job 3481:
==> flow/design.v (excerpt) <==
module microprocessor #(parameter N = 8, ROM_addressBits = 6, RF_addressBits = 3) (
  input  logic                           clk             ,
  input  logic                           rst_n           ,
  input  logic [ 3+2*(RF_addressBits):0] ROM_data        ,
  input  logic [                  N-1:0] SRAM_data       ,
  output logic                           overflowPC      ,
  output logic                           ROM_readEnable  ,
  output logic                           SRAM_readEnable ,
  output logic                           SRAM_writeEnable,
  output logic [    ROM_addressBits-1:0] ROM_address     ,
  output logic [(2**RF_addressBits)-1:0] SRAM_address    ,
  output logic [                  N-1:0] SRAM_data_in
);
For scale: roughly 1200 cells after synthesis, roughly 99 flip-flops, ~46 I/O pins, ~0.0084 mm^2 of cells after synthesis.
make LEC_CHECK=0 ABC_AREA=1 CAP_MARGIN=20 CORE_MARGIN=2 CORE_UTILIZATION=71 PLACE_DENSITY=0.62 SETUP_SLACK_MARGIN=-0.01 SLEW_MARGIN=20 finish   # period 3.83 ns
run.sh (not shown) runs the stock make flow with config.mk's settings and CLKGATE_MAP_FILE=.
Run status, job 3481: aborted in 4_1_cts, error DPL-0033
## Diff of input files: job 468 against job 3481
--- a/flow/config.mk
+++ b/flow/config.mk
@@ -7,8 +7,5 @@
 export LEC_CHECK = 0
-export ABC_AREA = 1
 export CAP_MARGIN = 20
 export CORE_MARGIN = 2
-export CORE_UTILIZATION = 71
-export PLACE_DENSITY = 0.62
-export SETUP_SLACK_MARGIN = -0.01
+export CORE_UTILIZATION = 65
 export SLEW_MARGIN = 20
==> flow/constraint.sdc <==
create_clock -name core_clock -period 5.85 [get_ports {clk}]
set_input_delay 1.1700 -clock core_clock [delete_from_list [all_inputs] [get_ports {clk}]]
set_output_delay 1.1700 -clock core_clock [all_outputs]
set_load 0.01 [all_outputs]
==> results <==
- Job 468 ended with every stage complete and zero timing, DRC or antenna violations.
- Job 468 against job 3481: number of placed cells counting well taps saw a decrease, placed cell area decreased by 850 um^2 relative to the old numbers.
- Job 468 vs job 3481: die height up in job 468
- Across both runs, summed standard-cell area reported by yosys was higher for job 468 than for job 3481.
- From job 3481 to job 468 the numbers moved as follows: floorplan-stage core utilization shows a reduction of 5.9 points; area enclosed by the die boundary rose 0.0014 mm^2.
- In job 468, the routability-driven placement congestion ratio came out about 9% above the value in job 3481.
Setup changes, job 468 to job 198
--- a/flow/config.mk
+++ b/flow/config.mk
@@ -9,3 +9,3 @@
 export CORE_MARGIN = 2
-export CORE_UTILIZATION = 65
+export CORE_UTILIZATION = 9
 export SLEW_MARGIN = 20
==> flow/constraint.sdc <==
create_clock -name core_clock -period 6.16 [get_ports {clk}]
set_input_delay 1.2320 -clock core_clock [delete_from_list [all_inputs] [get_ports {clk}]]
set_output_delay 1.2320 -clock core_clock [all_outputs]
set_load 0.01 [all_outputs]
Notes after the runs:
STATUS wire length of the first global-routing pass: job 198 loses against job 468. Job 198 vs. job 468: ratio of total power to cell area went down by 45 mW/mm^2. Total power, job 468 and job 198: smaller value in job 198.

========
microprocessor again, from the RTL that the note above started with.
Settings: LEC_CHECK=0, ABC_AREA=0, CAP_MARGIN=20, CELL_PAD_IN_SITES_DETAIL_PLACEMENT=0, CORE_MARGIN=2, CORE_UTILIZATION=51, CTS_CLUSTER_DIAMETER=207, CTS_CLUSTER_SIZE=97, PLACE_DENSITY=0.35, SLEW_MARGIN=20, TNS_END_PERCENT=20; clock period 9.41 ns.
The first run ran to the end with no violations.
Change:
- ABC_AREA: 0 -> 1
- CORE_UTILIZATION: 51 -> 70
- CTS_CLUSTER_SIZE: 97 -> 20
- PLACE_DENSITY: 0.35 -> unset
- TNS_END_PERCENT: 20 -> unset
- clock period: 9.41 -> 4.94 ns (I/O delays scaled with it)
Critical path depth went up by 4.
Hold slack got worse by 0.026 ns.
Synthesized cell count went up by 9.0%.

========
north:
microprocessor again, from the RTL that the note above started with.
Settings: LEC_CHECK=0, ABC_AREA=0, CAP_MARGIN=20, CELL_PAD_IN_SITES_DETAIL_PLACEMENT=0, CELL_PAD_IN_SITES_GLOBAL_PLACEMENT=2, CORE_MARGIN=2, CORE_UTILIZATION=51, CTS_CLUSTER_DIAMETER=80, CTS_CLUSTER_SIZE=82, HOLD_SLACK_MARGIN=0.01, MAX_ROUTING_LAYER=met5, PLACE_DENSITY=0.45, SLEW_MARGIN=35, TNS_END_PERCENT=80; clock period 5.2 ns.
--- input diff north..south ---
# north
export LEC_CHECK = 0
export ABC_AREA = 0
export CAP_MARGIN = 20
export CELL_PAD_IN_SITES_DETAIL_PLACEMENT = 0
export CELL_PAD_IN_SITES_GLOBAL_PLACEMENT = 2
export CORE_MARGIN = 2
export CORE_UTILIZATION = 51
export CTS_CLUSTER_DIAMETER = 80
export CTS_CLUSTER_SIZE = 82
export HOLD_SLACK_MARGIN = 0.01
export MAX_ROUTING_LAYER = met5
export PLACE_DENSITY = 0.45
export SLEW_MARGIN = 35
export TNS_END_PERCENT = 80
create_clock -name core_clock -period 5.2 [get_ports {clk}]
# south
export LEC_CHECK = 0
export ABC_AREA = 0
export CAP_MARGIN = 20
export CELL_PAD_IN_SITES_DETAIL_PLACEMENT = 0
export CORE_MARGIN = 2
export CORE_UTILIZATION = 51
export CTS_CLUSTER_DIAMETER = 207
export PLACE_DENSITY_LB_ADDON = 0.13
export SLEW_MARGIN = 20
create_clock -name core_clock -period 9.41 [get_ports {clk}]
Findings:
When south is measured against north, its area of placed instances turns out 12% lower. After detailed routing, north needs more wire than south. Switching share of power delta for south relative to north: 1.1 points higher. north → south: critical path depth -5, count of plain and timing-repair buffers in the layout -165. Diff north..south | final antenna diode count | unchanged. Post-CTS setup buffer count: south < north. Comparing south and north, the higher via count was measured on north. When south is set beside north, its power per cell area turns out to be about 40% smaller. Compared with north, south is more frugal on power.
--- input diff south..east ---
# south
export LEC_CHECK = 0
export ABC_AREA = 0
export CAP_MARGIN = 20
export CELL_PAD_IN_SITES_DETAIL_PLACEMENT = 0
export CORE_MARGIN = 2
export CORE_UTILIZATION = 51
export CTS_CLUSTER_DIAMETER = 207
export PLACE_DENSITY_LB_ADDON = 0.13
export SLEW_MARGIN = 20
create_clock -name core_clock -period 9.41 [get_ports {clk}]
# east
export LEC_CHECK = 0
export CAP_MARGIN = 20
export CORE_MARGIN = 2
export CORE_UTILIZATION = 70
export SLEW_MARGIN = 20
create_clock -name core_clock -period 5.15 [get_ports {clk}]
[summary]
- Every run (south and east) finished clean.
- Compared with south, east shows vias after detailed routing higher by 1310.
- Summary of east over south: final cell count rose by 6.6%; design area rose by about 13%; total wire length rose by 9.1%.
For west, these inputs were changed with respect to east:
# east
export LEC_CHECK = 0
export CAP_MARGIN = 20
export CORE_MARGIN = 2
export CORE_UTILIZATION = 70
export SLEW_MARGIN = 20
create_clock -name core_clock -period 5.15 [get_ports {clk}]
# west
export LEC_CHECK = 0
export CAP_MARGIN = 20
export CORE_MARGIN = 2
export CORE_UTILIZATION = 40
export SLEW_MARGIN = 20
create_clock -name core_clock -period 5.85 [get_ports {clk}]
==> comparison <==
- west: PASS, flow complete, no timing, DRC or antenna violations
- Compared with east, west ends up with a smaller final cell area.
- Number of standard cells in the final layout excluding fillers was lower in the run labelled east.
- west vs. east: pin count of the biggest net entering global routing shrank by 5, final wirelength grew by about 2.1%, count of clock-buffer cells in the layout held steady.
- west vs east: mean number of vias per cell down in west
- Lower overall global routing resource usage was reported by west, not east.
What middle does differently from west at the input level:
# west
export LEC_CHECK = 0
export CAP_MARGIN = 20
export CORE_MARGIN = 2
export CORE_UTILIZATION = 40
export SLEW_MARGIN = 20
create_clock -name core_clock -period 5.85 [get_ports {clk}]
# middle
export LEC_CHECK = 0
export CAP_MARGIN = 20
export CORE_MARGIN = 2
export CORE_UTILIZATION = 51
export CTS_CLUSTER_DIAMETER = 252
export CTS_CLUSTER_SIZE = 99
export SLEW_MARGIN = 20
create_clock -name core_clock -period 3.17 [get_ports {clk}]
Notes after the runs:
On middle: routed length on met2 is 24% higher than what west gave.
Clock power was higher in the run labelled middle.
Layout checks on middle: not met. Flow itself completed; violations: setup timing.
Both conditions hold for west: the flow ran to the end and the final layout passed the timing, DRC and antenna checks.
What west reported for wire length has to be multiplied by 1.2 to get the figure for middle.
middle: first-pass iteration count of the detailed router 3 above west
In the metrics for west and middle, the one carrying the higher routed wire length per instance is middle.
Number of cell rows: middle vs west down about 11%
Per the comparison of middle with west, final critical-path share of the clock period higher; proportion of power drawn by combinational gates rose by 8.8 points.
west → middle: critical path depth grew by 10; maximum vdd ir drop increased by 170% relative to the old numbers; global-route usage grew by 12 points.

========
lane 1:
Starting RTL as in the previous note.
Design microprocessor, start of the top module:
module microprocessor #(parameter N = 8, ROM_addressBits = 6, RF_addressBits = 3) (
  input  logic                           clk             ,
  input  logic                           rst_n           ,
  input  logic [ 3+2*(RF_addressBits):0] ROM_data        ,
  input  logic [                  N-1:0] SRAM_data       ,
  output logic                           overflowPC      ,
  output logic                           ROM_readEnable  ,
  output logic                           SRAM_readEnable ,
  output logic                           SRAM_writeEnable,
  output logic [    ROM_addressBits-1:0] ROM_address     ,
  output logic [(2**RF_addressBits)-1:0] SRAM_address    ,
  output logic [                  N-1:0] SRAM_data_in
);
clock: 6.0 ns
lec_check: 0
cap_margin: 20
cell_pad_in_sites_detail_placement: 0
cell_pad_in_sites_global_placement: 3
core_aspect_ratio: 1.28
core_margin: 8
core_utilization: 34
cts_cluster_diameter: 372
cts_cluster_size: 94
hold_slack_margin: -0.09
place_density_lb_addon: 0.01
slew_margin: 20
tns_end_percent: 15
No stage failed in lane 1, and the final checks on the layout all came back clean.
Here is what was changed in the inputs of lane 2 compared with lane 1.
- a deleted CELL_PAD_IN_SITES_GLOBAL_PLACEMENT that had been 3
- an added SETUP_SLACK_MARGIN of -0.56
- a change of CORE_UTILIZATION from 34 to 40
--- outcome ---
In lane 2 the sequential fraction of design power turned out 0.3 points higher than in lane 1.
Looking at final area across both flows, lane 2 is the stronger of the two, with lane 1 trailing.
Comparing lane 1 against lane 2, there is no change at all in number of multi-input logic gates.
Relative to lane 1, flop share of the area increased by 0.43 points in lane 2.
Weighted congestion reported at the end of routability-driven placement ended up about 4.7% higher on lane 2 than on lane 1.
On total power: lane 2 sits below lane 1.
Between lane 2 and lane 1, it is lane 2 whose worst-margin pin slew is lower, by 0.089 ns.
The share of the cycle needed by the critical path after routing of lane 2 is lower than that of lane 1.
Lane 2 ends up with a global router's overall resource usage that is 0.92 points higher than in lane 1.
## Diff of input files: lane 3 against lane 2
- swapping 1.28 for 1.83 in CORE_ASPECT_RATIO
- clearing SETUP_SLACK_MARGIN, which used to be -0.56
- swapping 0.01 for 0.14 in PLACE_DENSITY_LB_ADDON
- clearing CTS_CLUSTER_DIAMETER, which used to be 372
- clearing TNS_END_PERCENT, which used to be 15
- swapping 40 for 26 in CORE_UTILIZATION
- clearing HOLD_SLACK_MARGIN, which used to be -0.09
- clearing CTS_CLUSTER_SIZE, which used to be 94
- clearing CELL_PAD_IN_SITES_DETAIL_PLACEMENT, which used to be 0
- swapping 8 for 2 in CORE_MARGIN
- Lane 3 finished every step from synthesis to the final layout, and the layout passed the timing, DRC and antenna checks.
- Lane 3 against lane 2: depth of the critical timing path with buffers and inverters included now sits lower, sum of routed wire segments on met1 fell 2.8%, worst hold slack went up.
- Comparing lane 2 and lane 3, fraction of power spent switching nets is lower on lane 2.
- Summary of lane 3 over lane 2: worst-skew pair later-pin latency saw an increase; combinational share of power climbed 1.4 points; utilization shows a reduction of 15 points.
Relative to lane 3, the following input files were edited for lane 4:
- CORE_ASPECT_RATIO: 1.83 -> 1.28
- TNS_END_PERCENT: unset -> 15
- CELL_PAD_IN_SITES_DETAIL_PLACEMENT: unset -> 1
- CORE_UTILIZATION: 26 -> 49
- CTS_CLUSTER_DIAMETER: unset -> 372
- CORE_MARGIN: 2 -> 8
- PLACE_DENSITY_LB_ADDON: 0.14 -> 0.12
- HOLD_SLACK_MARGIN: unset -> -0.09
- CTS_CLUSTER_SIZE: unset -> 94
## What came out
Relative to lane 3, lane 4 improves switching power total.
Comparing lane 3 and lane 4, the lower total power consumption of the routed design was measured on lane 4.
Total global routing track utilization, lane 3 and lane 4, higher one = lane 4.
For lane 3, the critical path launch point was ROM_data[8], unlike lane 4, where it was ROM_data[9].
Lane 4: wire length about 11% below lane 3
In the reports for lane 3 and lane 4, the smaller logic share of the area belongs to lane 3.
Modified inputs, lane 5 compared to lane 4
- changing CORE_ASPECT_RATIO from 1.28 to 0.8
- changing HOLD_SLACK_MARGIN from -0.09 to 0.24
- changing CORE_UTILIZATION from 49 to 40
- setting SETUP_SLACK_MARGIN to 0.8 for the first time
- changing CTS_CLUSTER_DIAMETER from 372 to 189
- setting GPL_TIMING_DRIVEN to 0 for the first time
- removing TNS_END_PERCENT (formerly 15)
- removing CTS_CLUSTER_SIZE (formerly 94)
- setting CELL_PAD_IN_SITES_GLOBAL_PLACEMENT to 2 for the first time
- changing CELL_PAD_IN_SITES_DETAIL_PLACEMENT from 1 to 2
- changing CAP_MARGIN from 20 to 0
- changing CORE_MARGIN from 8 to 2
- removing PLACE_DENSITY_LB_ADDON (formerly 0.12)
- Having completed the whole flow, lane 5 delivered a layout that passed the timing, DRC and antenna checks.
- Lane 5 vs lane 4, fraction of the core area covered by cells at the end of the flow went down by 6.8 points.
- As of lane 5, die boundary height had fallen by more than 10% compared to lane 4.
- Compared to lane 4, lane 5 was floorplanned on a bigger die.
- [compare] base=lane 4 new=lane 5: final period demand of the worst path fell by 0.46 ns; pre-CTS setup slack lost 0.99 ns.
- Going from lane 4 to lane 5, met2 layer usage reported by global route increased by 1.5 points relative to the old numbers, fmax now larger, area growth from synthesis to final layout higher, cell area rose about 7%.
- Comparing lane 4 and lane 5, the higher first-pass iteration count of the detailed router is on lane 5.
No activity file was given, so power comes from the tool's default toggle rates.
